==> flow/design.v <==
`timescale 10 ns / 1 ns
module alu(
	input  [32 - 1:0]  A,
	input  [32 - 1:0]  B,
	input  [              2:0]  ALUop,
	output                      Overflow,
	output                      CarryOut,
	output                      Zero,
	output [32 - 1:0]  Result
);
	wire CarryIn = (ALUop[2]==1'b1||ALUop[1:0]==2'b11);								 
	wire [32 :0] A_Extended = {A[32 - 1],A};	 
	wire [32 :0] B_Extended = {B[32 - 1],B};
	wire [32 :0] B_Convert = (ALUop[2]==1'b1||ALUop[1:0]==2'b11)? ~B_Extended : B_Extended; 
	wire [32 + 1:0] C = A_Extended+B_Convert+CarryIn;	 
	wire [32 - 1:0] Less;
	assign Result=({32{ALUop==3'b000}}&(A&B))
				|({32{ALUop==3'b001}}&(A|B))
				|({32{ALUop==3'b100}}&(A^B))
				|({32{ALUop==3'b101}}&~(A|B))
				|({32{ALUop[1:0]==2'b10}}&(C[32 - 1:0]))
				|({32{ALUop[1:0]==2'b11}}&(Less));
	assign Zero=(Result==32'b0);
	assign CarryOut=(ALUop[2]||ALUop[1:0])^C[32+1];
	assign Overflow=C[32]^C[32-1];				 
	assign Less={{(32-1){1'b0}},(ALUop[2]&&C[32])||((~ALUop[2])&&CarryOut)};
endmodule
`timescale 10 ns / 1 ns
module shifter (
	input  [32 - 1:0] A,
	input  [              4:0] B,
	input  [              1:0] Shiftop,
	output [32 - 1:0] Result
);
	localparam Left_logical     = 2'b00;
	localparam Right_logical    = 2'b10;
	localparam Right_arthimetic = 2'b11;
	wire   [2*32-1:0] extended_data = {{32{A[32-1]}},A};
	assign Result = {32{Shiftop==Left_logical}} & (A<<B) |
	                {32{Shiftop==Right_logical}} & (A>>B) |
					{32{Shiftop==Right_arthimetic}} & extended_data[{1'b0,B}+:32];
endmodule
`timescale 10 ns / 1 ns
module reg_file(
	input                       clk,
	input  [5 - 1:0]  waddr,
	input  [5 - 1:0]  raddr1,
	input  [5 - 1:0]  raddr2,
	input                       wen,
	input  [32 - 1:0]  wdata,
	output [32 - 1:0]  rdata1,
	output [32 - 1:0]  rdata2
);
	reg [32-1:0] rf [31:0];
	always @(posedge clk)
	begin
		if(wen==1'b1 && waddr!=5'b0) 
		rf [waddr]<= wdata; 
	end
	assign rdata1=(raddr1==0)?0:rf[raddr1];
	assign rdata2=(raddr2==0)?0:rf[raddr2]; 
endmodule
`timescale 10ns / 1ns
module custom_cpu(
	input         clk,
	input         rst,
	output [31:0] PC,
	output        Inst_Req_Valid,
	input         Inst_Req_Ready,
	input  [31:0] Instruction,
	input         Inst_Valid,
	output        Inst_Ready,
	output [31:0] Address,
	output        MemWrite,
	output [31:0] Write_data,
	output [ 3:0] Write_strb,
	output        MemRead,
	input         Mem_Req_Ready,
	input  [31:0] Read_data,
	input         Read_data_Valid,
	output        Read_data_Ready,
	output [31:0] cpu_perf_cnt_0,
	output [31:0] cpu_perf_cnt_1,
	output [31:0] cpu_perf_cnt_2
);
	wire [31:0] opnumber_1, opnumber_2;
	wire [ 2:0] ALUop;
	wire overflow,carryout,zero;
	wire [31:0] result_1;
	wire [31:0] shift_data;
	wire [ 4:0] shift_amount;
	wire [ 1:0] shiftop;
	wire [31:0] result_2;
	wire [ 4:0] RF_raddr1;
	wire [ 4:0] RF_raddr2;
	wire [31:0] RF_rdata1, RF_rdata2;
	wire	    RF_wen;
	wire [ 4:0] RF_waddr;
	wire [31:0]	RF_wdata;
	alu alu_u0(opnumber_1,opnumber_2,ALUop,overflow,carryout,zero,result_1); 
	shifter shifter_u0(shift_data,shift_amount,shiftop,result_2); 
	reg_file reg_file_u0(clk,RF_waddr,RF_raddr1,RF_raddr2,RF_wen,RF_wdata,RF_rdata1,RF_rdata2); 
	reg  [31:0] IR;  
	reg  [31:0] MDR;  
	reg  [31:0] PC_reg;  
	reg  [31:0] PC_next_reg;  
	reg  [31:0] ALUout;  
	wire [ 6:0] opcode      = IR[ 6: 0];
	wire [ 4:0] rd          = IR[11: 7];
	wire [ 2:0] funct3      = IR[14:12];
	wire [ 4:0] rs1         = IR[19:15];
	wire [ 4:0] rs2         = IR[24:20];
	wire [ 6:0] funct7      = IR[31:25];
	wire [11:0] I_immediate = IR[31:20];
	wire [11:0] S_immediate = {IR[31:25],IR[11:7]};
	wire [12:0] B_immediate = {IR[31],IR[7],IR[30:25],IR[11:8],1'b0};
	wire [31:0] U_immediate = {IR[31:12],12'b0};
	wire [20:0] J_immediate = {IR[31],IR[19:12],IR[20],IR[30:21],1'b0};
	wire R_type            = opcode[5] && opcode[4] && ~opcode[2];
	wire I_type            = ~opcode[5] && opcode[4] && ~opcode[2];
	wire R_calculate       = R_type && ~R_shift && ~multiply;
	wire R_shift           = R_type && (funct3[1:0]==2'b01);
	wire multiply          = R_type && (funct7[0]);
	wire I_calculate       = I_type && ~I_shift;
	wire I_shift           = I_type && (funct3[1:0]==2'b01);
	wire calculate         = R_calculate || I_calculate;
	wire shift             = R_shift || I_shift;
	wire jump              = opcode[6] && opcode[2];
	wire branch            = opcode[6] && ~opcode[2];
	wire load              = ~opcode[5] && ~opcode[4];
	wire store             = ~opcode[6] && opcode[5] && ~opcode[4];
	wire load_imm          = ~opcode[6] && opcode[2];
	wire jal               = jump && opcode[3];
	wire jalr              = jump && ~opcode[3];
	wire [2:0] ALUsrc_state = {(current_state[3:1]==3'b000), current_state[3],current_state[2]||current_state[1]};  
	wire [1:0] ALUsrcA      = {jalr,load_imm};
	wire [2:0] ALUsrcB1     = {branch,jal,jalr};
	wire [3:0] ALUsrcB2     = {load_imm,branch || R_calculate || multiply,load || I_calculate,store};
	localparam INIT      = 9'b000000001,  
			   IF        = 9'b000000010,  
			   IW        = 9'b000000100,  
			   ID        = 9'b000001000,  
			   EX        = 9'b000010000,  
			   STORE     = 9'b000100000,  
			   LOAD      = 9'b001000000,  
			   RDW       = 9'b010000000,  
			   WB        = 9'b100000000;  
	reg [8:0] current_state;
	reg [8:0] next_state;
	always @(posedge clk)begin
		if(rst==1'b1)
			current_state <= INIT;
		else
			current_state <= next_state;
	end
	always @(*)begin
		if(rst==1'b1)
			next_state = INIT;
		else begin
			case(current_state)
			INIT: 
				next_state = IF;  
			IF:   begin
				if(Inst_Req_Ready==1'b1)  
					next_state = IW;
				else
					next_state = IF;
			end
			IW:   begin
				if(Inst_Valid==1'b1)  
					next_state = ID;
				else
					next_state = IW;
			end
			ID:   
				next_state = EX;  
			EX:   begin
				if(branch)
					next_state = IF;
				else if(calculate||shift||jump||load_imm||multiply)
					next_state = WB;
				else if(store)
					next_state = STORE;
				else if(load)
					next_state = LOAD;
				else
					next_state = EX;
			end
			STORE:begin
				if(Mem_Req_Ready==1'b1)  
					next_state = IF;
				else
					next_state = STORE;
			end
			LOAD: begin
				if(Mem_Req_Ready==1'b1)  
					next_state = RDW;
				else
					next_state = LOAD;
			end
			RDW:  begin
				if(Read_data_Valid==1'b1)  
					next_state = WB;
				else
					next_state = RDW;
			end
			WB:
				next_state = IF;
			default:
				next_state = INIT;
			endcase
		end
	end
	always @(posedge clk)begin
		if(current_state==INIT)  
			PC_next_reg <= 32'b0;
		else if(current_state==IF || current_state==IW)  
			PC_next_reg <= ALUout;
	end
	wire [2:0] branch_type = {funct3[2:1]==2'b00,funct3[2:1]==2'b10,funct3[2:1]==2'b11};
	wire branch_condition = branch_type[2] && (funct3[0]^zero) ||
							branch_type[1] && (funct3[0]^result_1[0]) ||
							branch_type[0] && (funct3[0]^carryout);  
	always @(posedge clk)begin
		if(current_state==INIT)
			PC_reg <= 32'b0;
		else if(current_state==ID && ~jump && ~branch && ~load_imm)
			PC_reg <= PC_next_reg;
		else if(current_state==EX)begin
			if(branch && branch_condition)
				PC_reg <= ALUout;
			else if(branch && ~branch_condition)
				PC_reg <= PC_next_reg;
			else if(jump)
				PC_reg <= ALUout;
			else if(load_imm)
				PC_reg <= PC_next_reg;
		end
	end
	always @(posedge clk)begin
		if(current_state[2] && Inst_Valid)
			IR <= Instruction;
	end
	always @(posedge clk)begin
		if(current_state[7] && Read_data_Valid)
			MDR <= Read_data;
	end
	always @(posedge clk)begin
		ALUout <= result_1;
	end
	assign PC = PC_reg;
	assign RF_raddr1       = rs1;
	assign RF_raddr2       = rs2;
	wire   write_condition = calculate||shift||load||load_imm||jump||multiply;
	assign RF_wen          = (current_state == WB)&&(write_condition);
	assign RF_waddr        = rd;
	wire [31:0] calculate_wdata = {32{calculate}} & ALUout;
	wire [31:0] shift_wdata     = {32{shift}} & result_2;
	wire [63:0] full_multiply_result = RF_rdata1*RF_rdata2;
	wire [31:0] multiply_wdata  = {32{multiply}} & full_multiply_result[31:0];
	wire [31:0] jump_wdata      = {32{jump}} & PC_next_reg;
	wire [31:0] load_imm_wdata  = {32{load_imm}} & (opcode[5]? U_immediate:ALUout);
	wire [31:0] load_wdata; 
	wire [ 7:0] target_byte     = MDR[{ALUout[1:0],3'b0}+:8];
	wire [15:0] target_halfword = MDR[{ALUout[1:0],3'b0}+:16];
	wire [31:0] zeroextended_target_byte = {{24{1'b0}},target_byte};
	wire [31:0] zeroextended_target_halfword = {{16{1'b0}},target_halfword};
	wire [31:0] signextended_target_byte = {{24{target_byte[7]}},target_byte};
	wire [31:0] signextended_target_halfword = {{16{target_halfword[15]}},target_halfword};
	assign load_wdata           = {32{load}} &
								  {{32{(funct3==3'b000)}} & signextended_target_byte |
	                               {32{(funct3==3'b001)}} & signextended_target_halfword |
								   {32{(funct3==3'b010)}} & MDR |
								   {32{(funct3==3'b100)}} & zeroextended_target_byte |
								   {32{(funct3==3'b101)}} & zeroextended_target_halfword};
	assign RF_wdata             = load_wdata | calculate_wdata | shift_wdata | multiply_wdata |jump_wdata | load_imm_wdata;
	assign opnumber_1               = {32{ALUsrc_state[0]}} & PC_reg |
									  {32{ALUsrc_state[1]}} & (ALUsrcA[1]? RF_rdata1:PC_reg) |
									  {32{ALUsrc_state[2]}} & (ALUsrcA[0]? PC_reg:RF_rdata1);
	wire [31:0] signextended_Iimm   = {{20{I_immediate[11]}},I_immediate};
	wire [31:0] signextended_Jimm   = {{11{J_immediate[20]}},J_immediate};
	wire [31:0] signextended_Bimm   = {{19{B_immediate[12]}},B_immediate};
	wire [31:0] signextended_Simm   = {{20{S_immediate[11]}},S_immediate};
	assign opnumber_2               = {32{ALUsrc_state[0]}} & 32'b100 |
									  {32{ALUsrc_state[1]}} & {
										{32{ALUsrcB1[0]}} & signextended_Iimm |
										{32{ALUsrcB1[1]}} & signextended_Jimm |
										{32{ALUsrcB1[2]}} & signextended_Bimm } |
									  {32{ALUsrc_state[2]}} & {
										{32{ALUsrcB2[0]}} & signextended_Simm |
										{32{ALUsrcB2[1]}} & signextended_Iimm |
										{32{ALUsrcB2[2]}} & RF_rdata2 |
										{32{ALUsrcB2[3]}} & U_immediate};
	wire ADD_type              = (funct3==3'b000);
	wire AND_type              = funct3[2];
	wire SLT_type              = (funct3[2:1]==2'b01);
	wire [2:0] AND_op          = {~funct3[1],1'b0,funct3[1:0]==2'b10};
	wire [2:0] SLT_op          = {~funct3[0],2'b11};
	wire [2:0] ALUop_Rcal      = {3{R_calculate}} &
							     {{3{ADD_type}} & {funct7[5],2'b10} |
	                              {3{AND_type}} & AND_op |
							      {3{SLT_type}} & SLT_op};
	wire [2:0] ALUop_Ical      = {3{I_calculate}} &
								 {{3{ADD_type}} & {3'b010} |
								  {3{AND_type}} & AND_op |
								  {3{SLT_type}} & SLT_op};
	wire [2:0] ALUop_branch    = {3{branch}} &
								 {{3{~funct3[2]}} & 3'b110 |
								  {3{funct3[2:1]==2'b10}} & 3'b111 |
								  {3{funct3[1]}} & 3'b011};
	assign ALUop               = {3{ALUsrc_state[0] || ALUsrc_state[1]}} & {3'b010} |
								 {3{ALUsrc_state[2]}} & {
									{3{jump||load||store||load_imm}} & {3'b010} |
									ALUop_branch | ALUop_Rcal | ALUop_Ical
								 };
	assign shift_data   = shift? RF_rdata1 : RF_rdata2;
	assign shift_amount = {5{R_shift}} & RF_rdata2[4:0] |
						  {5{I_shift}} & I_immediate[4:0] |
						  {5{store}} & {ALUout[1:0],3'b000};
	assign shiftop      = {2{shift}} & {funct3[2],funct7[5]} |
						  {2{store}} & {2'b00};
	assign Inst_Req_Valid = current_state[1];
	assign Inst_Ready     = current_state[0] | current_state[2];
	assign Read_data_Ready= current_state[0] | current_state[7];
	assign MemRead        = current_state[6];
	assign MemWrite       = current_state[5];
	assign Address        = {32{current_state[1]}} & PC_reg |
						    {32{current_state[5] || current_state[6]}} & {ALUout[31:2],{2'b0}};
	assign Write_data     = result_2;
	wire [3:0] sb_strb    = {4{funct3[1:0]==2'b00}} & {ALUout[1:0]==2'b11,ALUout[1:0]==2'b10,ALUout[1:0]==2'b01,ALUout[1:0]==2'b00};
	wire [3:0] sh_strb    = {4{funct3[0]}} & {{2{ALUout[1]}},{2{~ALUout[1]}}};
	wire [3:0] sw_strb    = {4{funct3[1]}} & {4'b1111};
	assign Write_strb     = {4{store}} & (sb_strb | sh_strb | sw_strb);
	reg [31:0] cycle_cnt;
	always @(posedge clk)begin
		if(rst==1'b1)
			cycle_cnt <= 32'b0;
		else
			cycle_cnt <= cycle_cnt+32'b1;
	end
	assign cpu_perf_cnt_0 = cycle_cnt;
	reg [31:0] mem_cycle_cnt;
	always @(posedge clk)begin
		if(rst==1'b1)
			mem_cycle_cnt <= 32'b0;
		else if((current_state[6] || current_state[5]) && Mem_Req_Ready)  
			mem_cycle_cnt <= mem_cycle_cnt+32'b1;
	end
	assign cpu_perf_cnt_1 = mem_cycle_cnt;
	reg [31:0] inst_cycle_cnt;
	always @(posedge clk)begin
		if(rst==1'b1)
			inst_cycle_cnt <= 32'b0;
		else if(current_state[1] && Inst_Req_Ready)  
			inst_cycle_cnt <= inst_cycle_cnt+32'b1;
	end
	assign cpu_perf_cnt_2 = inst_cycle_cnt;
endmodule
==> flow/run.sh <==
#!/bin/bash
# the make line also repeats each setting of config.mk as NAME=value (left out here)
make -C /OpenROAD-flow-scripts/flow DESIGN_CONFIG=/design/flow/config.mk WORK_HOME=/design/flow/orfs CLKGATE_MAP_FILE= finish
==> flow/config.mk <==
export PLATFORM = sky130hd
export DESIGN_NAME = custom_cpu
export DESIGN_NICKNAME = custom_cpu
export VERILOG_FILES = /design/flow/design.v
export SDC_FILE = /design/flow/constraint.sdc
export NUM_CORES = 4
export LEC_CHECK = 0
export CAP_MARGIN = 30
export CELL_PAD_IN_SITES_GLOBAL_PLACEMENT = 1
export CORE_MARGIN = 8
export CORE_UTILIZATION = 40
export CTS_CLUSTER_DIAMETER = 326
export CTS_CLUSTER_SIZE = 10
export SETUP_SLACK_MARGIN = 2.69
export SLEW_MARGIN = 20
export TNS_END_PERCENT = 95
==> flow/constraint.sdc <==
create_clock -name core_clock -period 11.0 [get_ports {clk}]
set_input_delay 2.2000 -clock core_clock [delete_from_list [all_inputs] [get_ports {clk}]]
set_output_delay 2.2000 -clock core_clock [all_outputs]
set_load 0.01 [all_outputs]
==> reports/metrics.cfg, run 1 <==
[synthesis]
synthDominantCellAreaShare_pct=38.3
yosys_warnings=2
synth-cells-yosys=6787
topCellsByArea=edfxtp_1 38%, mux4_2 17%, fa_1 9.6%
syn_inst=6787
top_cells_by_count=1086 x edfxtp_1, 635 x nor2_1, 633 x mux4_2, 569 x inv_1, 527 x nand2_1
syn_area_per_cell_um2=12.6
syn-cell-area_um2=85200
ys_sh_aoi_pct=7.71
mux_area_share_pct=19.9
synth_cell_types=93
synthArstFlopShare_pct=0
most_common_cell=edfxtp_1
ys_sh_simple_pct=9.21
ys_seq_elements=1297
adder_share_pct=12.9
edf_count=1086
top_area_cell=edfxtp_1
ys_sh_xor_pct=2.24
postSynthSeqShare_pct=43.2
ys_area_um2=85200
flop_cell=edfxtp_1
ys_top_logic_family=multiplexers

[timing]
fin_tns_setup_ns=0
hold_viol_final=0
min_period_ns=9.79
max_freq_ghz=0.102
relSlewSlack_pct=-6.96
period_used_pct=89.0
worst_pin_slew_ns=1.60
setup_viol=0
skew_ns=0.0594
rsz0062_at_grt=true
drv_slew=3
setup_slack_ns=1.21

[global_routing]
gr-total-overflow=0
grt_pass1_wl_um=492000
grt_max_degree=66
grt_use_total_pct=30.1
grt_pass1_vias=63300
antenna_found_initial=27

[placement]
port-buffer-count=268
dp_slack_ns=0.303
gp_congestion=0.994
dp_hpwl_um=234000

[critical_path]
path_max_fanout=32
path_common_cell=fa_1
crit_buf_inv=11
cp.depth=38
cpMaxStageDelayCell=a21oi_2
worst_setup_path_start_kind=register
critPathArrivalTime_ns=10.33
ff2ff_setup_slack_ns=1.21
crit_path_end=reg_file_u0.rf[20][31]
worstRegToRegCells=38
worstSetupPathType=reg -> reg
r2r-end=reg_file_u0.rf[20][31]
max_stage_delay_ns=0.75
critPathCaptureType=register
path_delay_family=adder cells
required_ns=11.53

[clocking]
holdBufCountCts=0
path_clk_slew_ns=0.05
h-tree-depth=4
clk_path_buf_depth=3
clock_latency_ns=0.85
cts.sinks=1297
cts_root_buf=clkbuf_16
cts_tree=yes
cts_buffers=147

[floorplan]
coreArea_um2=212000
initCoreUtil_pct=40.2
die_h_um=477
fp.dieW_um=477
io_pins=271
die_area_um2=228000
num_rows=169

[run_status]
outcome=finished with violations
failed_checks=capacitance limit, slew limit

[cells_and_area]
final_nets=8132
area.growth.synth_to_final_pct=21.8

[worst_hold_path]
hold_depth=1
worstHoldEndpoint=cycle_cnt[0]
hold_path.class=reg -> reg
min-delay-start=cycle_cnt[0]

[drt]
drt_wl_total_um=355000
firstDrtPassIters=9
wl_per_cell_um=34.3
num_vias=63700
drt_first_iter_violations=7348
via_per_inst=6.16
drc=0
ant_nets=0

[run]
tool_warnings=64
cap_violations=1

-- per-layer routing --
metal	share of wire [%]	up-vias	track usage, %
met2	46	3120	48.2
met1	39	33400	39.3
met4	5.9	6	14.8
met3	8.6	750	5.88
li1	-	26400	-
met5	0.011	-	0
-- metrics by stage --
stage / instance area, um^2 / hold WS, ns / util [%] / std cells
floorplan: 86100 / 0.458 / - / 6818
global placement: 93300 / 0.440 / 44.0 / 9785
detailed placement: 93400 / 0.450 / 44.1 / 9795
CTS: 101000 / 0.463 / 47.9 / 10200
global route: 104000 / 0.494 / 49.0 / 10300
finish: 104000 / 0.460 / 49.0 / 10300
-- area by class of cell --
cell class | instances | area, um^2
Sequential cell | 1297 | 36900
Fill cell | 18700 | 108000
Clock inverter | 16 | 323
Inverter | 574 | 2180
Timing Repair Buffer | 912 | 9660
Antenna cell | 19 | 47.5
Clock buffer | 206 | 3900
Tap cell | 2821 | 3530
Multi-Input combinational cell | 4500 | 47200
-- repair_timing --
| action | in CTS | in global routing |
|---|---|---|
| setup endpoints to repair | 832 | 855 |
| resized | 397 | 202 |
| buffers inserted | 124 | 116 |
| pin swaps | 61 | 46 |
| gates cloned | 44 | 11 |
==> run 2: changes to the inputs <==
CAP_MARGIN = 20   (was 30)
CELL_PAD_IN_SITES_GLOBAL_PLACEMENT = unset   (was 1)
CORE_MARGIN = 2   (was 8)
CORE_UTILIZATION = 72   (was 40)
CTS_CLUSTER_DIAMETER = 268   (was 326)
CTS_CLUSTER_SIZE = 99   (was 10)
PLACE_DENSITY = 0.4   (was unset)
SETUP_SLACK_MARGIN = 2.07   (was 2.69)
TNS_END_PERCENT = 5   (was 95)
clock period = 8.09 ns   (was 11.0 ns; I/O delays follow)
==> reports/metrics.cfg, run 2 <==
[synthesis]
ys_area_um2=85200
mux_area_share_pct=19.9
ys_sh_simple_pct=9.21
postSynthSeqShare_pct=43.2
synthArstFlopShare_pct=0
ys_sh_xor_pct=2.24
ys_sh_aoi_pct=7.71
flop_cell=edfxtp_1
edf_count=1086
synth-cells-yosys=6787
top_cells_by_count=1086 x edfxtp_1, 635 x nor2_1, 633 x mux4_2, 569 x inv_1, 527 x nand2_1
yosys_warnings=2
ys_seq_elements=1297
synth_cell_types=93
syn_inst=6787
adder_share_pct=12.9
topCellsByArea=edfxtp_1 38%, mux4_2 17%, fa_1 9.6%
syn-cell-area_um2=85200
synthDominantCellAreaShare_pct=38.3
top_area_cell=edfxtp_1
syn_area_per_cell_um2=12.6
most_common_cell=edfxtp_1
ys_top_logic_family=multiplexers

[placement]
place_area_um2=95200
gp_congestion=1.10
port-buffer-count=268
dp_hpwl_um=279000

[floorplan]
die_area_um2=121000
io_pins=271
initCoreUtil_pct=72.3
die_h_um=348
coreArea_um2=118000
num_rows=126
fp.dieW_um=348

[clocking]
clk_path_buf_depth=3
h-tree-depth=1
cts.sinks=1297
cts_root_buf=clkbuf_16
cts_buffers=17

[run_status]
failing_step=5_1_grt
tool.error=[ERROR GRT-0116] Global routing finished with congestion. Check the congestion regions in the DRC Viewer.
outcome=aborted with a tool error

[global_routing]
grt_use_total_pct=84.2
gr-total-overflow=1015

[run 2: stage by stage]
| step | cells | util (%) | worst slack, ns |
|---|---|---|---|
| 2_1_floorplan | 6818 | - | -1.02 |
| 3_3_place_gp | 8920 | 80.8 | -1.69 |
| 3_5_place_dp | 8921 | 80.8 | -2.15 |
| 4_1_cts | 8978 | 82.0 | -1.66 |
[run 2: metal layers]
metal | GRT overflow | global-route usage (%)
met5 | 10 | 54.4
met4 | 339 | 80.8
met3 | 148 | 74.6
met2 | 406 | 95.9
met1 | 112 | 84.3
[run 2: timing repair]
item	CTS
endpoints found under the setup margin	1105
gates cloned	5
hold buffers	0
resized	102
pin swaps	17
setup buffers	23
endpoints found under the hold margin	0
==> run 3: changes to the inputs <==
CORE_UTILIZATION = 40   (was 72)
CTS_CLUSTER_DIAMETER = unset   (was 268)
CTS_CLUSTER_SIZE = unset   (was 99)
PLACE_DENSITY = unset   (was 0.4)
SETUP_SLACK_MARGIN = 2.89   (was 2.07)
TNS_END_PERCENT = unset   (was 5)
clock period = 10.6 ns   (was 8.09 ns; I/O delays follow)
==> reports/metrics.cfg, run 3 <==
[run_status]
outcome=no timing/DRC/antenna violations

[synthesis]
ys_seq_elements=1297
adder_share_pct=12.9
ys_sh_simple_pct=9.21
ys_area_um2=85200
ys_sh_aoi_pct=7.71
synth_cell_types=93
synthArstFlopShare_pct=0
top_cells_by_count=1086 x edfxtp_1, 635 x nor2_1, 633 x mux4_2, 569 x inv_1, 527 x nand2_1
edf_count=1086
yosys_warnings=2
topCellsByArea=edfxtp_1 38%, mux4_2 17%, fa_1 9.6%
mux_area_share_pct=19.9
postSynthSeqShare_pct=43.2
synth-cells-yosys=6787
top_area_cell=edfxtp_1
ys_top_logic_family=multiplexers
most_common_cell=edfxtp_1
flop_cell=edfxtp_1
synthDominantCellAreaShare_pct=38.3
syn_inst=6787
syn-cell-area_um2=85200
ys_sh_xor_pct=2.24
syn_area_per_cell_um2=12.6

[worst_hold_path]
hold_depth=1
hold_path.class=reg -> reg
min-delay-start=cycle_cnt[0]
worstHoldEndpoint=cycle_cnt[0]

[critical_path]
ff2ff_setup_slack_ns=0.79
cpMaxStageDelayCell=fa_2
critPathArrivalTime_ns=10.32
r2r-end=reg_file_u0.rf[18][31]
cp.depth=39
required_ns=11.11
worst_setup_path_start_kind=register
crit_buf_inv=12
critPathCaptureType=register
crit_path_end=reg_file_u0.rf[18][31]
path_max_fanout=32
max_stage_delay_ns=0.55
worstRegToRegCells=39
path_delay_family=adder cells
worstSetupPathType=reg -> reg

[timing]
min_period_ns=9.81
period_used_pct=92.6
relSlewSlack_pct=19.0
skew_ns=0.0733
worst_pin_slew_ns=1.21
hold_viol_final=0
drv_slew=0
fin_tns_setup_ns=0
setup_viol=0
rsz0062_at_grt=true
max_freq_ghz=0.102

[clocking]
clock_latency_ns=0.83
cts_buffers=144
h-tree-depth=4
holdBufCountCts=0
clk_path_buf_depth=3
path_clk_slew_ns=0.06
cts.sinks=1297
cts_tree=yes
cts_root_buf=clkbuf_16

[floorplan]
initCoreUtil_pct=40.2
die_area_um2=217000
die_h_um=465
fp.dieW_um=465
io_pins=271
num_rows=169
coreArea_um2=212000

[cells_and_area]
final_util_pct=48.7
seqCellArea_um2=36900
final_nets=8025
area.growth.synth_to_final_pct=21.0
logic_area_um2=47000
stdcell_area_um2=103000
fillers=18300

[global_routing]
grt_max_degree=101
antenna_found_initial=16
grt_pass1_vias=63100
grt_use_total_pct=30.1
grt_pass1_wl_um=466000
gr-total-overflow=0

[drt]
drc=0
via_per_inst=6.22
ant_nets=0
firstDrtPassIters=14
num_vias=63800
drt_wl_total_um=331000
wl_per_cell_um=32.2
drt_first_iter_violations=8454

[placement]
dp_hpwl_um=223000
port-buffer-count=268
place_area_um2=93400
gp_congestion=1.01

[run]
cap_violations=0
tool_warnings=67

-- run 3: what timing repair did --
action | CTS | global route
setup endpoints to repair | 896 | 896
buffers inserted | 114 | 50
pin swaps | 75 | 52
gates resized | 456 | 216
cloned | 30 | 6
-- run 3: cell type report --
| type | instances | share of cell area (%) |
|---|---|---|
| Antenna cell | 11 | 0.0267 |
| Multi-Input combinational cell | 4478 | 45.6 |
| Clock inverter | 85 | 0.763 |
| Clock buffer | 177 | 3.74 |
| Timing Repair Buffer | 830 | 8.58 |
| Sequential cell | 1297 | 35.8 |
| Tap cell | 2821 | 3.42 |
| Inverter | 574 | 2.10 |
-- run 3: per-layer routing --
metal	wire length, um	global-route usage [%]
met5	55	0
met3	33600	5.86
met4	20700	15.2
met1	124000	39.7
met2	153000	47.4
-- run 3: through the flow --
stage	hold WS, ns	instances	setup WS [ns]
floorplan	0.458	6818	1.49
global placement	0.449	9797	0.385
detailed placement	0.467	9798	0.330
CTS	0.477	10200	0.887
global route	0.496	10300	0.530
finish	0.481	10300	0.787
==> run 4: changes to the inputs <==
CAP_MARGIN = 30   (was 20)
CELL_PAD_IN_SITES_DETAIL_PLACEMENT = 1   (was unset)
CELL_PAD_IN_SITES_GLOBAL_PLACEMENT = 0   (was unset)
CORE_MARGIN = 8   (was 2)
CORE_UTILIZATION = 24   (was 40)
CTS_CLUSTER_DIAMETER = 326   (was unset)
CTS_CLUSTER_SIZE = 10   (was unset)
GPL_TIMING_DRIVEN = 0   (was unset)
MAX_ROUTING_LAYER = met5   (was unset)
MIN_ROUTING_LAYER = met2   (was unset)
PLACE_DENSITY_LB_ADDON = 0.11   (was unset)
SETUP_SLACK_MARGIN = 2.12   (was 2.89)
SLEW_MARGIN = 10   (was 20)
TNS_END_PERCENT = 95   (was unset)
clock period = 12.5 ns   (was 10.6 ns; I/O delays follow)
==> reports/metrics.cfg, run 4 <==
[run_status]
outcome=no timing/DRC/antenna violations

[global_routing]
grt_pass1_wl_um=646000
grt_use_total_pct=37.9
grt_pass1_vias=102000
gr-total-overflow=0
antenna_found_initial=7
grt_max_degree=33

[timing]
hold_viol_final=0
min_period_ns=10.82
setup_slack_ns=1.68
skew_ns=0.143
drv_slew=0
fin_tns_setup_ns=0
worst_pin_slew_ns=1.40
max_freq_ghz=0.0924
setup_viol=0
relSlewSlack_pct=6.52
period_used_pct=86.5
rsz0062_at_grt=true
hold_ws_ns=0.502

[clocking]
clk_path_buf_depth=4
cts_tree=yes
cts.sinks=1297
h-tree-depth=4
cts_buffers=151
cts_root_buf=clkbuf_16
path_clk_slew_ns=0.11
clock_latency_ns=0.99
holdBufCountCts=0

[worst_hold_path]
worstHoldEndpoint=cycle_cnt[0]
min-delay-start=cycle_cnt[0]
hold_path.class=reg -> reg
hold_depth=1

[critical_path]
critPathCaptureType=register
path_common_cell=fa_1
startpoint=IR[22]
worstRegToRegCells=34
reg2reg_from=IR[22]
cpMaxStageDelayCell=edfxtp_1
path_max_fanout=10
worstSetupPathType=reg -> reg
required_ns=13.12
r2r-end=reg_file_u0.rf[25][31]
crit_path_end=reg_file_u0.rf[25][31]
path_delay_family=adder cells
critPathArrivalTime_ns=11.43
crit_buf_inv=11
ff2ff_setup_slack_ns=1.68
max_stage_delay_ns=0.68
cp.depth=34
worst_setup_path_start_kind=register

[synthesis]
synthArstFlopShare_pct=0
synthDominantCellAreaShare_pct=38.3
ys_seq_elements=1297
flop_cell=edfxtp_1
ys_sh_aoi_pct=7.71
most_common_cell=edfxtp_1
syn_area_per_cell_um2=12.6
synth-cells-yosys=6787
ys_sh_xor_pct=2.24
topCellsByArea=edfxtp_1 38%, mux4_2 17%, fa_1 9.6%
ys_top_logic_family=multiplexers
edf_count=1086
ys_sh_simple_pct=9.21
mux_area_share_pct=19.9
top_area_cell=edfxtp_1
ys_area_um2=85200
postSynthSeqShare_pct=43.2
syn-cell-area_um2=85200
synth_cell_types=93
top_cells_by_count=1086 x edfxtp_1, 635 x nor2_1, 633 x mux4_2, 569 x inv_1, 527 x nand2_1
syn_inst=6787
yosys_warnings=2
adder_share_pct=12.9

[drt]
drt_first_iter_violations=17400
drc=0
wl_per_cell_um=38.9
via_per_inst=7.04
ant_nets=0
firstDrtPassIters=14
num_vias=88600
drt_wl_total_um=490000

[placement]
port-buffer-count=266
gp_congestion=1.07
place_area_um2=98600
dp_slack_ns=-1.93
dp_hpwl_um=367000

[run]
cap_violations=0
tool_warnings=64

[cells_and_area]
area.growth.synth_to_final_pct=27.4
stdcell_area_um2=109000
final_nets=8437

[floorplan]
die_h_um=612
die_area_um2=374000
initCoreUtil_pct=24.1
coreArea_um2=353000
fp.dieW_um=612
io_pins=271
num_rows=218

run 4: final cells by class:
cell class / instances / area, um^2
Timing Repair Buffer: 766 / 9100
Tap cell: 4730 / 5920
Multi-Input combinational cell: 4470 / 45900
Clock buffer: 181 / 3980
Antenna cell: 88 / 220
Fill cell: 38000 / 244000
Sequential cell: 1297 / 36800
Clock inverter: 7 / 97.6
Buffer: 477 / 4250
Inverter: 574 / 2170
run 4: what timing repair did:
action	CTS	global route
buffers inserted	64	116
endpoints found under the setup margin	896	570
hold endpoints to repair	0	0
resized	679	361
gates cloned	3	7
pin swaps	19	75
run 4: metal layers:
| metal | vias to the layer above | routed length (um) | GRT usage (%) |
|---|---|---|---|
| met4 | 273 | 48200 | 11.9 |
| met5 | - | 11600 | 26.1 |
| met2 | 29800 | 226000 | 42.4 |
| li1 | 26800 | - | - |
| met1 | 28400 | 0 | - |
| met3 | 3414 | 204000 | 49.9 |
run 4: metrics by stage:
stage,util (%),instances
6_report,30.7,12600
5_1_grt,30.7,12500
4_1_cts,30.0,12400
3_5_place_dp,27.9,12100
3_3_place_gp,26.6,11800
2_1_floorplan,-,6818
==> run 5: changes to the inputs <==
CAP_MARGIN = 20   (was 30)
CELL_PAD_IN_SITES_DETAIL_PLACEMENT = unset   (was 1)
CELL_PAD_IN_SITES_GLOBAL_PLACEMENT = unset   (was 0)
CORE_MARGIN = 2   (was 8)
CORE_UTILIZATION = 58   (was 24)
CTS_CLUSTER_DIAMETER = unset   (was 326)
CTS_CLUSTER_SIZE = 42   (was 10)
GPL_TIMING_DRIVEN = unset   (was 0)
HOLD_SLACK_MARGIN = 0.3   (was unset)
MAX_ROUTING_LAYER = unset   (was met5)
MIN_ROUTING_LAYER = unset   (was met2)
PLACE_DENSITY_LB_ADDON = 0.01   (was 0.11)
SETUP_SLACK_MARGIN = 1.72   (was 2.12)
SLEW_MARGIN = 20   (was 10)
TNS_END_PERCENT = 70   (was 95)
clock period = 5.91 ns   (was 12.5 ns; I/O delays follow)
==> reports/metrics.cfg, run 5 <==
[run_status]
outcome=finished with violations
failed_checks=setup timing

[critical_path]
ff2ff_setup_slack_ns=-4.19
critPathCaptureType=register
crit_path_end=reg_file_u0.rf[6][31]
required_ns=6.46
worstRegToRegCells=37
cp.depth=37
cpMaxStageDelayCell=fa_1
path_max_fanout=16
crit_buf_inv=10
worstSetupPathType=reg -> reg
critPathArrivalTime_ns=10.64
max_stage_delay_ns=0.57
path_delay_family=adder cells
worst_setup_path_start_kind=register
r2r-end=reg_file_u0.rf[6][31]
path_common_cell=fa_1

[clocking]
clock_latency_ns=0.83
cts_root_buf=clkbuf_16
cts_buffers=138
holdBufCountCts=0
cts.sinks=1297
clk_path_buf_depth=3
h-tree-depth=4
cts_tree=yes
path_clk_slew_ns=0.07

[timing]
relSlewSlack_pct=12.1
rsz0062_at_grt=true
min_period_ns=10.10
setup_viol=1108
setup_slack_ns=-4.19
max_freq_ghz=0.0990
drv_slew=0
period_used_pct=171
hold_viol_final=0
worst_pin_slew_ns=1.32
skew_ns=0.0786

[global_routing]
gr-total-overflow=0
grt_pass1_wl_um=501000
antenna_found_initial=27
grt_use_total_pct=47.0
grt_pass1_vias=69900
grt_max_degree=72

[placement]
dp_hpwl_um=250000
place_area_um2=100000
port-buffer-count=268
gp_congestion=1.07

[synthesis]
postSynthSeqShare_pct=43.2
edf_count=1086
ys_area_um2=85200
ys_sh_simple_pct=9.21
synthDominantCellAreaShare_pct=38.3
synth_cell_types=93
syn_area_per_cell_um2=12.6
mux_area_share_pct=19.9
synthArstFlopShare_pct=0
yosys_warnings=2
top_cells_by_count=1086 x edfxtp_1, 635 x nor2_1, 633 x mux4_2, 569 x inv_1, 527 x nand2_1
ys_sh_aoi_pct=7.71
ys_top_logic_family=multiplexers
top_area_cell=edfxtp_1
ys_seq_elements=1297
ys_sh_xor_pct=2.24
topCellsByArea=edfxtp_1 38%, mux4_2 17%, fa_1 9.6%
flop_cell=edfxtp_1
most_common_cell=edfxtp_1
synth-cells-yosys=6787
syn_inst=6787
adder_share_pct=12.9
syn-cell-area_um2=85200

[worst_hold_path]
min-delay-start=cycle_cnt[0]
hold_path.class=reg -> reg
hold_depth=1
worstHoldEndpoint=cycle_cnt[0]

[drt]
num_vias=71200
drt_wl_total_um=368000
firstDrtPassIters=7
drc=0
drt_first_iter_violations=10600
via_per_inst=6.98
wl_per_cell_um=36.1
ant_nets=0

[cells_and_area]
fillers=9479
stdcell_area_um2=107000
area.growth.synth_to_final_pct=25.7
final_nets=8855
seqCellArea_um2=36900
logic_area_um2=45300
final_util_pct=73.5

[run]
cap_violations=0
tool_warnings=66

[floorplan]
die_h_um=387
coreArea_um2=146000
num_rows=140
die_area_um2=150000
initCoreUtil_pct=58.4
fp.dieW_um=387
io_pins=271

[run 5: stage by stage]
step                      hold WS (ns)  instances  setup slack [ns]  TNS [ns]
after global routing             0.501      10200             -4.32  -3033.44
after floorplan                  0.458       6818             -3.20  -2010.43
final                            0.479      10200             -4.19  -2860.64
after detailed placement         0.475       9859             -4.55  -2826.19
after global placement           0.435       9855             -4.40  -2707.27
after CTS                        0.474      10100             -3.96  -2742.33
[run 5: layer usage]
layer / GRT usage, % / vias up / wire (um)
li1: - / 27700 / -
met2: 72.1 / 6582 / 163000
met5: 0 / - / 183
met4: 34.1 / 30 / 36700
met3: 12.7 / 1896 / 49600
met1: 57.9 / 35000 / 118000
[run 5: cell type report]
cell class / instances / share of cell area, %
repair buffers: 1673 / 14.5
multi-input cells: 4471 / 42.3
clock inverters: 91 / 1.06
well taps: 1917 / 2.24
inverters: 574 / 2.03
clock buffers: 165 / 3.37
diodes: 10 / 0.0234
flip-flops and latches: 1297 / 34.4
[run 5: what timing repair did]
| action | CTS | global route |
|---|---|---|
| pin swaps | 13 | 26 |
| resized | 47 | 138 |
| gates cloned | 5 | 14 |
| setup buffers | 9 | 44 |
| setup endpoints to repair | 1120 | 1122 |
==> run 6: changes to the inputs <==
CORE_UTILIZATION = 70   (was 58)
CTS_CLUSTER_SIZE = unset   (was 42)
HOLD_SLACK_MARGIN = -0.09   (was 0.3)
PLACE_DENSITY_LB_ADDON = unset   (was 0.01)
SETUP_SLACK_MARGIN = 0.88   (was 1.72)
TNS_END_PERCENT = unset   (was 70)
clock period = 5.02 ns   (was 5.91 ns; I/O delays follow)
==> reports/metrics.cfg, run 6 <==
[synthesis]
yosys_warnings=2
syn-cell-area_um2=85200
synthArstFlopShare_pct=0
synthDominantCellAreaShare_pct=38.3
mux_area_share_pct=19.9
ys_sh_simple_pct=9.21
top_area_cell=edfxtp_1
adder_share_pct=12.9
ys_seq_elements=1297
syn_inst=6787
topCellsByArea=edfxtp_1 38%, mux4_2 17%, fa_1 9.6%
synth_cell_types=93
ys_sh_aoi_pct=7.71
ys_top_logic_family=multiplexers
syn_area_per_cell_um2=12.6
postSynthSeqShare_pct=43.2
ys_sh_xor_pct=2.24
flop_cell=edfxtp_1
top_cells_by_count=1086 x edfxtp_1, 635 x nor2_1, 633 x mux4_2, 569 x inv_1, 527 x nand2_1
edf_count=1086
synth-cells-yosys=6787
ys_area_um2=85200
most_common_cell=edfxtp_1

[floorplan]
num_rows=127
initCoreUtil_pct=70.8
die_area_um2=124000
fp.dieW_um=353
coreArea_um2=120000
io_pins=271
die_h_um=353

[global_routing]
grt_use_total_pct=97.3
gr-total-overflow=5295

[clocking]
h-tree-depth=4
clk_path_buf_depth=3
cts.sinks=1297
cts_root_buf=clkbuf_16
cts_buffers=136
holdBufCountCts=0

[run_status]
failing_step=5_1_grt
tool.error=[ERROR GRT-0116] Global routing finished with congestion. Check the congestion regions in the DRC Viewer.
outcome=aborted with a tool error

[placement]
gp_congestion=1.12
port-buffer-count=268
dp.cells=9519
dp_hpwl_um=305000

-- run 6: layer usage --
metal / GRT overflow / GRT usage (%)
met5: 74 / 75.1
met4: 1189 / 99.6
met3: 620 / 90.0
met2: 2747 / 108
met1: 665 / 93.6
-- run 6: what timing repair did --
action | in CTS
setup buffers | 32
setup endpoints to repair | 1298
resized | 158
pin swaps | 36
gates cloned | 12
-- run 6: per-stage QoR --
stage,worst slack [ns],area [um^2],util (%)
after floorplan,-4.09,86000,-
after global placement,-4.85,99800,83.0
after detailed placement,-5.17,99800,83.0
after CTS,-4.92,106000,87.8
==> run 7: changes to the inputs <==
ABC_AREA = 1   (was unset)
HOLD_SLACK_MARGIN = 0.29   (was -0.09)
SETUP_SLACK_MARGIN = 1.19   (was 0.88)
==> reports/metrics.cfg, run 7 <==
[floorplan]
die_h_um=357
num_rows=129
die_area_um2=128000
fp.dieW_um=357
coreArea_um2=124000
initCoreUtil_pct=70.5
io_pins=271

[synthesis]
ys_top_logic_family=AND-OR/OR-AND gates
ys_sh_aoi_pct=18.8
edf_count=1086
synthArstFlopShare_pct=0
ys_seq_elements=1297
syn-cell-area_um2=87300
adder_share_pct=12.5
flop_cell=edfxtp_1
ys_sh_simple_pct=17.1
synth_cell_types=81
synthDominantCellAreaShare_pct=37.4
top_cells_by_count=1599 x nor2_1, 1398 x o21ai_0, 1207 x nand2_1, 1086 x edfxtp_1, 1014 x inv_1
top_area_cell=edfxtp_1
most_common_cell=nor2_1
yosys_warnings=2
topCellsByArea=edfxtp_1 37%, fa_1 9.4%, o21ai_0 8.0%
postSynthSeqShare_pct=42.2
ys_sh_xor_pct=0.933
syn_inst=10100
syn_area_per_cell_um2=8.61
mux_area_share_pct=0.0688
synth-cells-yosys=10100
ys_area_um2=87300

[run_status]
outcome=aborted with a tool error
tool.error=[ERROR GRT-0232] Routing congestion too high. Check the congestion heatmap in the GUI.
failing_step=5_1_grt

[clocking]
cts_root_buf=clkbuf_16
clk_path_buf_depth=3
cts.sinks=1297
h-tree-depth=4
holdBufCountCts=0
cts_buffers=136

[placement]
dp.cells=12800
dp_hpwl_um=264000
port-buffer-count=268
dp_slack_ns=-3.89
gp_congestion=1.15
place_area_um2=103000

[global_routing]
gr-total-overflow=162
grt_use_total_pct=76.0

-- run 7: what timing repair did --
item                                    4_1_cts
setup buffers                                22
gates resized                               132
pin swaps                                    23
endpoints found under the hold margin         0
gates cloned                                 11
endpoints found under the setup margin     1242
-- run 7: through the flow --
step	utilization (%)	setup TNS [ns]
CTS	87.3	-2716.29
global placement	82.8	-2624.04
floorplan	-	-2249.37
detailed placement	82.8	-2807.33
-- run 7: layer usage --
layer  track usage (%)  overflow
met3              63.1         3
met1              78.9         6
met4              68.9        66
met5              35.6         2
met2              89.9        85
==> run 8: changes to the inputs <==
ABC_AREA = unset   (was 1)
CORE_UTILIZATION = 72   (was 70)
CTS_CLUSTER_DIAMETER = 273   (was unset)
CTS_CLUSTER_SIZE = 36   (was unset)
HOLD_SLACK_MARGIN = unset   (was 0.29)
PLACE_DENSITY_LB_ADDON = 0.01   (was unset)
SETUP_SLACK_MARGIN = 2.62   (was 1.19)
clock period = 8.95 ns   (was 5.02 ns; I/O delays follow)
==> reports/metrics.cfg, run 8 <==
[placement]
dp_hpwl_um=267000
gp_congestion=1.11
place_area_um2=94200
port-buffer-count=268

[run_status]
failing_step=5_1_grt
tool.error=[ERROR GRT-0116] Global routing finished with congestion. Check the congestion regions in the DRC Viewer.
outcome=aborted with a tool error

[synthesis]
ys_sh_simple_pct=9.21
top_area_cell=edfxtp_1
most_common_cell=edfxtp_1
syn_area_per_cell_um2=12.6
ys_top_logic_family=multiplexers
adder_share_pct=12.9
postSynthSeqShare_pct=43.2
yosys_warnings=2
ys_sh_aoi_pct=7.71
ys_area_um2=85200
mux_area_share_pct=19.9
synth-cells-yosys=6787
topCellsByArea=edfxtp_1 38%, mux4_2 17%, fa_1 9.6%
edf_count=1086
top_cells_by_count=1086 x edfxtp_1, 635 x nor2_1, 633 x mux4_2, 569 x inv_1, 527 x nand2_1
syn_inst=6787
synthDominantCellAreaShare_pct=38.3
synth_cell_types=93
flop_cell=edfxtp_1
ys_sh_xor_pct=2.24
synthArstFlopShare_pct=0
ys_seq_elements=1297
syn-cell-area_um2=85200

[floorplan]
initCoreUtil_pct=72.3
io_pins=271
coreArea_um2=118000
die_area_um2=121000
num_rows=126
die_h_um=348
fp.dieW_um=348

[global_routing]
gr-total-overflow=875
grt_use_total_pct=85.6

[clocking]
cts_buffers=42
holdBufCountCts=0
h-tree-depth=2
clk_path_buf_depth=3
cts_root_buf=clkbuf_16
cts.sinks=1297

[run 8: through the flow]
step | TNS (ns) | worst slack, ns | std cells | hold WS [ns] | utilization, %
3_5_place_dp | -368.85 | -1.32 | 8797 | 0.478 | 80.0
3_3_place_gp | -246.98 | -1.09 | 8797 | 0.435 | 80.0
4_1_cts | -199.79 | -0.811 | 8914 | 0.499 | 82.0
2_1_floorplan | -10.69 | -0.162 | 6818 | 0.458 | -
[run 8: repair_timing]
| action | in CTS |
|---|---|
| gates cloned | 8 |
| gates resized | 141 |
| hold endpoints to repair | 0 |
| buffers inserted | 32 |
| pin swaps | 33 |
| setup endpoints to repair | 1100 |
[run 8: per-layer routing]
metal,global-route usage (%),overflow
met2,96.0,341
met3,77.8,123
met4,82.4,303
met5,57.2,15
met1,85.7,93
==> run 9: changes to the inputs <==
ABC_AREA = 1   (was unset)
CORE_UTILIZATION = 58   (was 72)
CTS_CLUSTER_DIAMETER = 325   (was 273)
CTS_CLUSTER_SIZE = 15   (was 36)
HOLD_SLACK_MARGIN = 0.29   (was unset)
PLACE_DENSITY_LB_ADDON = 0.12   (was 0.01)
SETUP_SLACK_MARGIN = 1.48   (was 2.62)
TNS_END_PERCENT = 15   (was unset)
clock period = 5.91 ns   (was 8.95 ns; I/O delays follow)
==> reports/metrics.cfg, run 9 <==
[floorplan]
num_rows=142
fp.dieW_um=392
initCoreUtil_pct=58.3
io_pins=271
die_area_um2=154000
die_h_um=392
coreArea_um2=150000

[timing]
rsz0062_at_grt=true
relSlewSlack_pct=15.1
drv_slew=0
worst_pin_slew_ns=1.27
setup_slack_ns=-3.01
min_period_ns=8.92
skew_ns=0.102
period_used_pct=151
setup_viol=1088
max_freq_ghz=0.112
hold_viol_final=0

[critical_path]
path_common_cell=fa_1
cpMaxStageDelayCell=fa_1
worst_setup_path_start_kind=register
critPathArrivalTime_ns=9.45
r2r-end=reg_file_u0.rf[11][30]
crit_path_end=reg_file_u0.rf[11][30]
max_stage_delay_ns=0.62
cp.depth=36
path_delay_family=adder cells
worstRegToRegCells=36
path_max_fanout=12
crit_buf_inv=12
ff2ff_setup_slack_ns=-3.01
worstSetupPathType=reg -> reg
required_ns=6.44
critPathCaptureType=register

[global_routing]
grt_max_degree=65
antenna_found_initial=14
grt_pass1_wl_um=559000
gr-total-overflow=0
grt_use_total_pct=49.8
grt_pass1_vias=84900

[synthesis]
syn-cell-area_um2=87300
top_cells_by_count=1599 x nor2_1, 1398 x o21ai_0, 1207 x nand2_1, 1086 x edfxtp_1, 1014 x inv_1
mux_area_share_pct=0.0688
top_area_cell=edfxtp_1
synthDominantCellAreaShare_pct=37.4
ys_sh_aoi_pct=18.8
synth_cell_types=81
flop_cell=edfxtp_1
ys_area_um2=87300
most_common_cell=nor2_1
ys_top_logic_family=AND-OR/OR-AND gates
ys_sh_simple_pct=17.1
ys_seq_elements=1297
syn_area_per_cell_um2=8.61
topCellsByArea=edfxtp_1 37%, fa_1 9.4%, o21ai_0 8.0%
postSynthSeqShare_pct=42.2
syn_inst=10100
adder_share_pct=12.5
yosys_warnings=2
synth-cells-yosys=10100
synthArstFlopShare_pct=0
ys_sh_xor_pct=0.933
edf_count=1086

[drt]
via_per_inst=6.77
num_vias=90600
drt_first_iter_violations=17100
drt_wl_total_um=398000
ant_nets=0
drc=0
firstDrtPassIters=10
wl_per_cell_um=29.7

[placement]
dp_slack_ns=-2.99
dp_hpwl_um=275000
place_area_um2=103000
gp_congestion=1.08
port-buffer-count=268
dp.cells=13200

[cells_and_area]
final_nets=12000
area.growth.synth_to_final_pct=23.3
fillers=11000
logic_area_um2=44600
stdcell_area_um2=108000
final_cells=13400
seqCellArea_um2=36900

[clocking]
cts_root_buf=clkbuf_16
clk_path_buf_depth=3
clock_latency_ns=0.83
h-tree-depth=3
holdBufCountCts=0
cts.sinks=1297
path_clk_slew_ns=0.07
cts_tree=yes
cts_buffers=96

[run]
cap_violations=0
tool_warnings=64

[run_status]
outcome=finished with violations
failed_checks=setup timing

[worst_hold_path]
hold_depth=1
hold_path.class=reg -> reg
min-delay-start=mem_cycle_cnt[31]
worstHoldEndpoint=mem_cycle_cnt[31]

==> run 9: per-layer routing <==
layer	vias to the layer above	GRT usage [%]	share of wire, %
met1	42400	63.4	34
met2	8614	70.9	40
met5	-	0	0.087
met3	2194	20.6	18
met4	24	29.6	8.1
li1	37400	-	-
==> run 9: stage by stage <==
stage	TNS, ns	utilization [%]	hold WS, ns
detailed placement	-1880.12	68.8	0.452
global route	-2174.05	71.9	0.499
CTS	-1846.00	70.8	0.485
finish	-1950.23	72.0	0.485
floorplan	-1412.55	-	0.458
global placement	-1723.53	68.8	0.442
==> run 9: what timing repair did <==
action | CTS | global route
buffers inserted | 0 | 38
pin swaps | 7 | 89
setup endpoints to repair | 1231 | 1605
cloned | 5 | 23
resized | 22 | 256
==> run 9: cell type report <==
class | count | share of cell area [%]
Multi-Input combinational cell | 7109 | 41.4
Antenna cell | 14 | 0.0325
Timing Repair Buffer | 1721 | 15.5
Clock inverter | 8 | 0.184
Tap cell | 2016 | 2.34
Timing Repair inverter | 2 | 0.0256
Inverter | 1075 | 3.85
Clock buffer | 145 | 2.40
Sequential cell | 1297 | 34.2
==> run 10: changes to the inputs <==
ABC_AREA = unset   (was 1)
CAP_MARGIN = 0   (was 20)
CORE_UTILIZATION = 72   (was 58)
CTS_CLUSTER_DIAMETER = 273   (was 325)
CTS_CLUSTER_SIZE = 36   (was 15)
HOLD_SLACK_MARGIN = unset   (was 0.29)
PLACE_DENSITY_LB_ADDON = unset   (was 0.12)
SETUP_SLACK_MARGIN = 0.53   (was 1.48)
TNS_END_PERCENT = unset   (was 15)
clock period = 8.95 ns   (was 5.91 ns; I/O delays follow)
==> reports/metrics.cfg, run 10 <==
[run_status]
outcome=aborted with a tool error
failing_step=5_1_grt
tool.error=[ERROR GRT-0116] Global routing finished with congestion. Check the congestion regions in the DRC Viewer.

[placement]
dp_hpwl_um=268000
port-buffer-count=268
gp_congestion=1.08
place_area_um2=94600

[synthesis]
top_area_cell=edfxtp_1
synthDominantCellAreaShare_pct=38.3
ys_sh_aoi_pct=7.71
topCellsByArea=edfxtp_1 38%, mux4_2 17%, fa_1 9.6%
ys_sh_xor_pct=2.24
mux_area_share_pct=19.9
synthArstFlopShare_pct=0
ys_seq_elements=1297
synth-cells-yosys=6787
syn_area_per_cell_um2=12.6
ys_top_logic_family=multiplexers
syn_inst=6787
yosys_warnings=2
flop_cell=edfxtp_1
postSynthSeqShare_pct=43.2
ys_sh_simple_pct=9.21
ys_area_um2=85200
adder_share_pct=12.9
synth_cell_types=93
most_common_cell=edfxtp_1
top_cells_by_count=1086 x edfxtp_1, 635 x nor2_1, 633 x mux4_2, 569 x inv_1, 527 x nand2_1
edf_count=1086
syn-cell-area_um2=85200

[global_routing]
gr-total-overflow=389
grt_use_total_pct=82.6

[clocking]
cts.sinks=1297
h-tree-depth=2
cts_buffers=42
clk_path_buf_depth=3
cts_root_buf=clkbuf_16

[floorplan]
fp.dieW_um=348
die_h_um=348
num_rows=126
die_area_um2=121000
coreArea_um2=118000
initCoreUtil_pct=72.3
io_pins=271

[run 10: timing repair]
item	CTS
setup buffers	42
gates resized	107
hold buffers	0
cloned	5
pin swaps	17
endpoints found under the setup margin	768
hold endpoints to repair	0
[run 10: through the flow]
step	hold WS [ns]	std cells	worst slack [ns]	setup TNS (ns)
after floorplan	0.458	6818	-0.162	-10.69
after global placement	0.436	8830	-0.915	-150.49
after detailed placement	0.476	8830	-1.41	-346.57
after CTS	0.495	8954	-0.941	-217.69
[run 10: per-layer routing]
layer	global-route usage (%)	overflow
met5	56.8	1
met1	82.4	43
met2	94.2	147
met3	73.2	60
met4	78.7	138
==> run 11: changes to the inputs <==
CAP_MARGIN = 20   (was 0)
CORE_UTILIZATION = 61   (was 72)
CTS_CLUSTER_DIAMETER = 268   (was 273)
CTS_CLUSTER_SIZE = unset   (was 36)
PLACE_DENSITY = 0.4   (was unset)
SETUP_SLACK_MARGIN = unset   (was 0.53)
clock period = 9.36 ns   (was 8.95 ns; I/O delays follow)
==> reports/metrics.cfg, run 11 <==
[synthesis]
top_area_cell=edfxtp_1
flop_cell=edfxtp_1
yosys_warnings=2
topCellsByArea=edfxtp_1 38%, mux4_2 17%, fa_1 9.6%
mux_area_share_pct=19.9
synthArstFlopShare_pct=0
edf_count=1086
ys_sh_simple_pct=9.21
synthDominantCellAreaShare_pct=38.3
most_common_cell=edfxtp_1
synth-cells-yosys=6787
syn_inst=6787
ys_seq_elements=1297
ys_area_um2=85200
ys_sh_xor_pct=2.24
postSynthSeqShare_pct=43.2
syn_area_per_cell_um2=12.6
synth_cell_types=93
syn-cell-area_um2=85200
adder_share_pct=12.9
top_cells_by_count=1086 x edfxtp_1, 635 x nor2_1, 633 x mux4_2, 569 x inv_1, 527 x nand2_1
ys_sh_aoi_pct=7.71
ys_top_logic_family=multiplexers

[drt]
drt_wl_total_um=345000
via_per_inst=7.21
ant_nets=0
firstDrtPassIters=9
num_vias=68200
drc=0
wl_per_cell_um=36.5
drt_first_iter_violations=10600

[floorplan]
coreArea_um2=139000
num_rows=137
initCoreUtil_pct=61.3
die_h_um=378
die_area_um2=143000
fp.dieW_um=378
io_pins=271

[critical_path]
required_ns=9.93
ff2ff_setup_slack_ns=-0.73
worstRegToRegCells=36
max_stage_delay_ns=0.59
worst_setup_path_start_kind=register
path_max_fanout=9
crit_path_end=reg_file_u0.rf[6][31]
crit_buf_inv=11
r2r-end=reg_file_u0.rf[6][31]
worstSetupPathType=reg -> reg
critPathCaptureType=register
cp.depth=36
cpMaxStageDelayCell=mux4_2
path_common_cell=fa_1
critPathArrivalTime_ns=10.66
path_delay_family=adder cells

[clocking]
cts_tree=yes
path_clk_slew_ns=0.07
clock_latency_ns=0.85
cts.sinks=1297
cts_buffers=138
holdBufCountCts=0
cts_root_buf=clkbuf_16
h-tree-depth=4
clk_path_buf_depth=3

[timing]
min_period_ns=10.09
drv_slew=0
setup_viol=226
hold_viol_final=0
hold_ws_ns=0.465
skew_ns=0.0962
period_used_pct=108
fin_tns_setup_ns=-90.24
relSlewSlack_pct=19.0
max_freq_ghz=0.0991
worst_pin_slew_ns=1.20
rsz0062_at_grt=true
setup_slack_ns=-0.731

[global_routing]
grt_use_total_pct=48.3
grt_pass1_wl_um=482000
gr-total-overflow=0
grt_pass1_vias=66800
grt_max_degree=83
antenna_found_initial=26

[cells_and_area]
final_nets=8162
final_cells=9460
area.growth.synth_to_final_pct=18.2
fillers=9083
final_util_pct=72.5

[worst_hold_path]
hold_path.class=reg -> reg
hold_depth=1
worstHoldEndpoint=cycle_cnt[0]
min-delay-start=cycle_cnt[0]

[placement]
dp_hpwl_um=221000
dp.cells=9145
gp_congestion=1.07
port-buffer-count=268
dp_slack_ns=-0.820

[run]
tool_warnings=65
cap_violations=0

[run_status]
failed_checks=setup timing
outcome=finished with violations

==> run 11: layout make-up <==
cell class / instances / area [um^2] / share of cell area (%)
Multi-Input combinational cell: 4470 / 45200 / 44.9
Sequential cell: 1297 / 36900 / 36.6
Timing Repair Buffer: 981 / 9540 / 9.47
Clock buffer: 169 / 3600 / 3.58
Tap cell: 1876 / 2350 / 2.33
Inverter: 574 / 2170 / 2.16
Clock inverter: 83 / 940 / 0.933
Antenna cell: 10 / 25.0 / 0.0248
==> run 11: what timing repair did <==
action | in CTS | in global routing
cloned | 6 | 4
gates resized | 59 | 94
setup buffers | 26 | 17
pin swaps | 14 | 51
endpoints found under the setup margin | 292 | 468
endpoints found under the hold margin | 0 | 0
==> run 11: stage by stage <==
stage          instance area, um^2
6_report                    101000
4_1_cts                     100000
3_3_place_gp                 94800
3_5_place_dp                 94800
5_1_grt                     101000
2_1_floorplan                85600
==> run 11: per-layer routing <==
metal  vias to the layer above  part of all wire (%)  track usage, %
li1                      26300                     -               -
met1                     33700                    32            58.9
met2                      6393                    44            72.2
met3                      1739                    14            15.1
met4                        20                   9.6            36.9
met5                         -                 0.038               0
==> run 12: changes to the inputs <==
CORE_UTILIZATION = 67   (was 61)
CTS_CLUSTER_DIAMETER = unset   (was 268)
CTS_CLUSTER_SIZE = 40   (was unset)
PLACE_DENSITY = unset   (was 0.4)
clock period = 8.62 ns   (was 9.36 ns; I/O delays follow)
==> reports/metrics.cfg, run 12 <==
[synthesis]
ys_sh_simple_pct=9.21
ys_top_logic_family=multiplexers
synth-cells-yosys=6787
synthArstFlopShare_pct=0
flop_cell=edfxtp_1
syn_inst=6787
top_cells_by_count=1086 x edfxtp_1, 635 x nor2_1, 633 x mux4_2, 569 x inv_1, 527 x nand2_1
most_common_cell=edfxtp_1
ys_sh_xor_pct=2.24
ys_area_um2=85200
syn-cell-area_um2=85200
mux_area_share_pct=19.9
top_area_cell=edfxtp_1
postSynthSeqShare_pct=43.2
topCellsByArea=edfxtp_1 38%, mux4_2 17%, fa_1 9.6%
yosys_warnings=2
edf_count=1086
syn_area_per_cell_um2=12.6
ys_sh_aoi_pct=7.71
adder_share_pct=12.9
synth_cell_types=93
ys_seq_elements=1297
synthDominantCellAreaShare_pct=38.3

[clocking]
h-tree-depth=4
holdBufCountCts=0
cts_buffers=135
clk_path_buf_depth=3
cts.sinks=1297
cts_root_buf=clkbuf_16

[placement]
gp_congestion=1.09
dp_hpwl_um=255000
port-buffer-count=268

[run_status]
tool.error=[ERROR GRT-0232] Routing congestion too high. Check the congestion heatmap in the GUI.
outcome=aborted with a tool error
failing_step=5_1_grt

[floorplan]
die_area_um2=130000
coreArea_um2=126000
die_h_um=361
num_rows=130
fp.dieW_um=361
io_pins=271
initCoreUtil_pct=67.7

[global_routing]
gr-total-overflow=2
grt_use_total_pct=73.8

[run 12: repair_timing]
item | 4_1_cts
buffers inserted | 16
resized | 49
cloned | 5
pin swaps | 9
setup endpoints to repair | 689
[run 12: through the flow]
step,hold WS (ns),instances,setup TNS (ns),cell area [um^2],worst slack (ns)
3_5_place_dp,0.469,8972,-425.59,95000,-1.36
2_1_floorplan,0.458,6818,-81.83,86000,-0.492
3_3_place_gp,0.434,8972,-307.00,95000,-1.21
4_1_cts,0.478,9238,-418.91,99900,-1.26
[run 12: layer usage]
metal | GRT overflow | global-route usage (%)
met5 | 0 | 40.3
met4 | 1 | 70.7
met3 | 0 | 60.4
met2 | 1 | 89.1
met1 | 0 | 73.7
